## flappy_core
module flappy_core(
	input clk,
	input resetn,
	input go,
	input stop,
	input jump,
	input [1:0] sw,
	output [7:0] x,
	output [6:0] y,
	output [2:0] colour,
	output [7:0] HEX0,
	output [7:0] HEX1,
	output [7:0] HEX2,
	output [7:0] HEX3,
	output [14:0] LEDR
	);
make LEC_CHECK=0 ABC_AREA=1 CAP_MARGIN=40 CORE_MARGIN=2 CORE_UTILIZATION=72 CTS_CLUSTER_SIZE=74 PLACE_DENSITY=0.38 SETUP_SLACK_MARGIN=3.18 SLEW_MARGIN=20 finish   # period 10.6 ns
run.sh (not shown) runs the stock make flow with config.mk's settings and CLKGATE_MAP_FILE=.
The starting point finished but failed the layout checks on setup timing.
==> next run, changes <==
Settings changed: ABC_AREA 1 to not set, CAP_MARGIN 40 to 20, CTS_CLUSTER_DIAMETER set to 90, CTS_CLUSTER_SIZE 74 to 25, PLACE_DENSITY 0.38 to not set, PLACE_DENSITY_LB_ADDON set to 0.29, SETUP_SLACK_MARGIN 3.18 to not set.
Clock period 10.6 ns to 8.05 ns, I/O delays scaled along.
Outcome: The new run reached the layout checks and failed them: setup timing. Total power rises by 2.8%. Worst setup slack loses 4.4 ns. Worst hold slack improves by 0.011 ns. Die size rises by 0.85%. Global-route usage fell by 2.1 points. Sequential cell count is unchanged. Sequential power rose by 31%.
==> next run, changes <==
Settings changed: ABC_AREA set to 1, CTS_CLUSTER_DIAMETER 90 to 29, CTS_CLUSTER_SIZE 25 to 74, PLACE_DENSITY_LB_ADDON 0.29 to 0.06, SETUP_SLACK_MARGIN set to 3.17.
Clock period 8.05 ns to 10.6 ns, I/O delays scaled along.
=>
- The changed run finished with setup timing left
- synthesized cell count is higher by 1.0%
- design area increases by 9.0%
- sequential power is lower by 24%
- core utilization goes up by 8.0 points
- worst hold slack stays flat
- total power went up by 21%
- synthesized area goes down by 0.85%
- routed wire length rises by 18%
- global-route usage rises by 4.9 points
- clock skew climbs by 0.017 ns

flappy_core again, from the RTL that the note above started with.
==> flow/design.v (excerpt) <==
module flappy_core(
	input clk,
	input resetn,
	input go,
	input stop,
	input jump,
	input [1:0] sw,
	output [7:0] x,
	output [6:0] y,
	output [2:0] colour,
	output [7:0] HEX0,
	output [7:0] HEX1,
	output [7:0] HEX2,
	output [7:0] HEX3,
	output [14:0] LEDR
	);
Settings: LEC_CHECK=0, CAP_MARGIN=30, CELL_PAD_IN_SITES_DETAIL_PLACEMENT=1, CELL_PAD_IN_SITES_GLOBAL_PLACEMENT=1, CORE_MARGIN=2, CORE_UTILIZATION=45, CTS_CLUSTER_DIAMETER=20, PLACE_DENSITY=0.6, SLEW_MARGIN=20; clock period 20.0 ns.
The baseline ran to the end with no violations.
Change:
- CAP_MARGIN: 30 -> 20
- CELL_PAD_IN_SITES_DETAIL_PLACEMENT: 1 -> default
- CELL_PAD_IN_SITES_GLOBAL_PLACEMENT: 1 -> default
- CORE_UTILIZATION: 45 -> 71
- CTS_CLUSTER_DIAMETER: 20 -> 344
- CTS_CLUSTER_SIZE: default -> 25
- PLACE_DENSITY: 0.6 -> default
- clock period: 20.0 -> 8.05 ns (I/O delays scaled with it)
The new run completed, yet does not pass: negative setup slack.
Power is higher by a few percent.
Worst hold slack improved by 0.025 ns.
Clock skew is lower by 0.042 ns.
Synthesized cell count does not change.
Flip-flop count is unchanged.
Design area is lower by about a fifth.
Critical path depth is higher by 9.
Via count is lower by a little under a tenth.
Cell count is lower by about a fifth.
Count of clock-buffer cells in the layout is lower by 1670.
Utilization is higher by 16 points.
Change:
- ABC_AREA: default -> 1
- CORE_UTILIZATION: 71 -> 72
- CTS_CLUSTER_DIAMETER: 344 -> 380
- CTS_CLUSTER_SIZE: 25 -> 14
- PLACE_DENSITY_LB_ADDON: default -> 0.08
- SETUP_SLACK_MARGIN: default -> 3.41
- clock period: 8.05 -> 12.0 ns (I/O delays scaled with it)
Result: The changed run finished with negative setup slack left; global-route usage rose by 2.1 points; wire length rose by 5.2%; worst setup slack improves by 5.4 ns; cell count grows by 1.3%; via count grows by 1.2%; total power shrinks by about 21%; non-clock buffer count shrinks by 136.
Change:
- ABC_AREA: 1 -> default
- CORE_UTILIZATION: 72 -> 67
- CTS_CLUSTER_DIAMETER: 380 -> default
- CTS_CLUSTER_SIZE: 14 -> default
- PLACE_DENSITY_LB_ADDON: 0.08 -> default
- SETUP_SLACK_MARGIN: 3.41 -> default
- clock period: 12.0 -> 10.6 ns (I/O delays scaled with it)
After rerunning: The changed run ran to the end with violations: negative setup slack. Core utilization decreases by 3.3 points. Final cell count is higher by 1.7%. Sequential power is higher by about 10%. Die size climbs by 8.3%. Worst setup slack loses 3.6 ns. Hold slack is better by 0.025 ns.
Change:
- ABC_AREA: default -> 1
- CORE_UTILIZATION: 67 -> 72
- CTS_CLUSTER_SIZE: default -> 14
- PLACE_DENSITY_LB_ADDON: default -> 0.08
- clock period: 10.6 -> 12.0 ns (I/O delays scaled with it)
The new run reached the layout checks and failed them: negative setup slack.
Worst setup slack is better by 3.7 ns.
Worst hold slack got worse by 0.017 ns.
Cell count goes down by 0.87%.
Design area decreases by 2.0%.
Total power drops by 11%.
Via count stays flat.
Register-to-register slack is better by 0.67 ns.
Clock power drops by about 10%.
Change:
- CTS_CLUSTER_SIZE: 14 -> 74
- PLACE_DENSITY: default -> 0.4
- PLACE_DENSITY_LB_ADDON: 0.08 -> default
- SETUP_SLACK_MARGIN: default -> 3.16
- clock period: 12.0 -> 10.6 ns (I/O delays scaled with it)
After rerunning: The changed run finished with negative setup slack left; die area does not change; wire length fell by about 1.5%; worst setup slack degrades by 1.2 ns; combinational power rose by about 10%.

run A:
Starting RTL as in the previous note.
// flappy_core
module flappy_core(
	input clk,
	input resetn,
	input go,
	input stop,
	input jump,
	input [1:0] sw,
	output [7:0] x,
	output [6:0] y,
	output [2:0] colour,
	output [7:0] HEX0,
	output [7:0] HEX1,
	output [7:0] HEX2,
	output [7:0] HEX3,
	output [14:0] LEDR
	);
Settings: LEC_CHECK=0, ABC_AREA=0, CAP_MARGIN=0, CELL_PAD_IN_SITES_DETAIL_PLACEMENT=2, CELL_PAD_IN_SITES_GLOBAL_PLACEMENT=1, CORE_ASPECT_RATIO=0.73, CORE_MARGIN=9, CORE_UTILIZATION=27, GPL_ROUTABILITY_DRIVEN=0, HOLD_SLACK_MARGIN=-0.06, MAX_ROUTING_LAYER=met5, MIN_ROUTING_LAYER=met2, PLACE_DENSITY_LB_ADDON=0.23, SETUP_SLACK_MARGIN=0.92, SLEW_MARGIN=5, TNS_END_PERCENT=30; clock period 14.7 ns.
[run A] flow finished | final checks: failed | reasons: negative setup slack
Here is what was changed in the inputs of run B compared with run A.
- a deleted PLACE_DENSITY_LB_ADDON that had been 0.23
- a change of CORE_MARGIN from 9 to 2
- a deleted CORE_ASPECT_RATIO that had been 0.73
- a change of ABC_AREA from 0 to 1
- a deleted GPL_ROUTABILITY_DRIVEN that had been 0
- a change of SLEW_MARGIN from 5 to 20
- a deleted HOLD_SLACK_MARGIN that had been -0.06
- a deleted CELL_PAD_IN_SITES_DETAIL_PLACEMENT that had been 2
- a deleted TNS_END_PERCENT that had been 30
- an added CTS_CLUSTER_DIAMETER of 91
- a change of CAP_MARGIN from 0 to 40
- a deleted MAX_ROUTING_LAYER that had been met5
- an added PLACE_DENSITY of 0.38
- a deleted MIN_ROUTING_LAYER that had been met2
- a deleted CELL_PAD_IN_SITES_GLOBAL_PLACEMENT that had been 1
- a change of SETUP_SLACK_MARGIN from 0.92 to 3.18
- a change of CORE_UTILIZATION from 27 to 72
- a change of the clock period (ns, I/O delays scaled along) from 14.7 to 10.6
--- outcome ---
Run B finished all stages; however, its layout fails the closing checks, the failures being negative setup slack. The critical path data required time of run B is lower than that of run A. Per-cell routed wire length (run B vs. run A) decreases by a little under 10%. Compared with run A, in run B chip height moved down; total via count after detailed routing decreased 27%. For the sum of internal, switching and leakage power, run B came in 7100 uW higher than run A did. Compared with run A, in run B clock skew now sits lower, synthesized cell count increased by about 1% relative to the old numbers. Diff run A -> run B: share of power burned in registers shows an increase of 1.2 points; count of non-filler cells in the finished layout now smaller.
Relative to run B, the following input files were edited for run C:
- swapping 40 for 20 in CAP_MARGIN
- swapping 91 for 294 in CTS_CLUSTER_DIAMETER
- putting PLACE_DENSITY_LB_ADDON at 0.03 where nothing was set
- clearing PLACE_DENSITY, which used to be 0.38
- clearing SETUP_SLACK_MARGIN, which used to be 3.18
- swapping 72 for 64 in CORE_UTILIZATION
- swapping 10.6 for 12.3 in the clock period (ns, I/O delays scaled along)
--- outcome ---
The share of power burned in registers on run C is in line with that on run B. Run C ran in full, but the layout does not pass; the checks complain about negative setup slack. Changes observed in run C relative to run B: routed wire length now sits at about the same level; global-route wire length before repair +about 0.6%; final-layout setup total negative slack now sits higher; global-route usage dropped 3.0 points. Summary of the comparison: amount of wire on met2 after detailed routing is lower in run C, relative to run B.
The inputs of run D differ from those of run C as listed below.
- ABC_AREA removed (was 1)
- CORE_UTILIZATION changed from 64 to 45
- PLACE_DENSITY newly set to 0.6
- PLACE_DENSITY_LB_ADDON removed (was 0.03)
- CTS_CLUSTER_DIAMETER removed (was 294)
- the clock period (ns, I/O delays scaled along) changed from 12.3 to 19.1
Notes after the runs:
Run D | stages: all done | timing, DRC, antenna: all pass
Run D vs run C, sequential power went down by about 36%.
Going from run C to run D, global placer's final weighted congestion -about 7%; proportion of cell area occupied by multi-input gates +0.16 points; design area ~0 delta.
> inputs changed (run D -> run E)
- a change of CORE_UTILIZATION from 45 to 60
- a change of the clock period (ns, I/O delays scaled along) from 19.1 to 11.6
==> results <==
- Run E: all stages done; final checks FAILED (negative setup slack).
- Worst slack at placement, run D and run E: smaller value in run E
- NOTE: number of nets in the layout in run E exceeds that of run D
- Comparing run D and run E, the higher final antenna diode count was measured on run D.
- Compared with run D, in run E sequential share of layout area decreased by 0.45 points relative to the old numbers, transition time of the tightest slew-check pin dropped 0.061 ns, area added between synthesis and finish has increased, routability-driven placement congestion ratio +2.3%.
Power figures rest on the tool's default switching activity, not on a simulated workload.
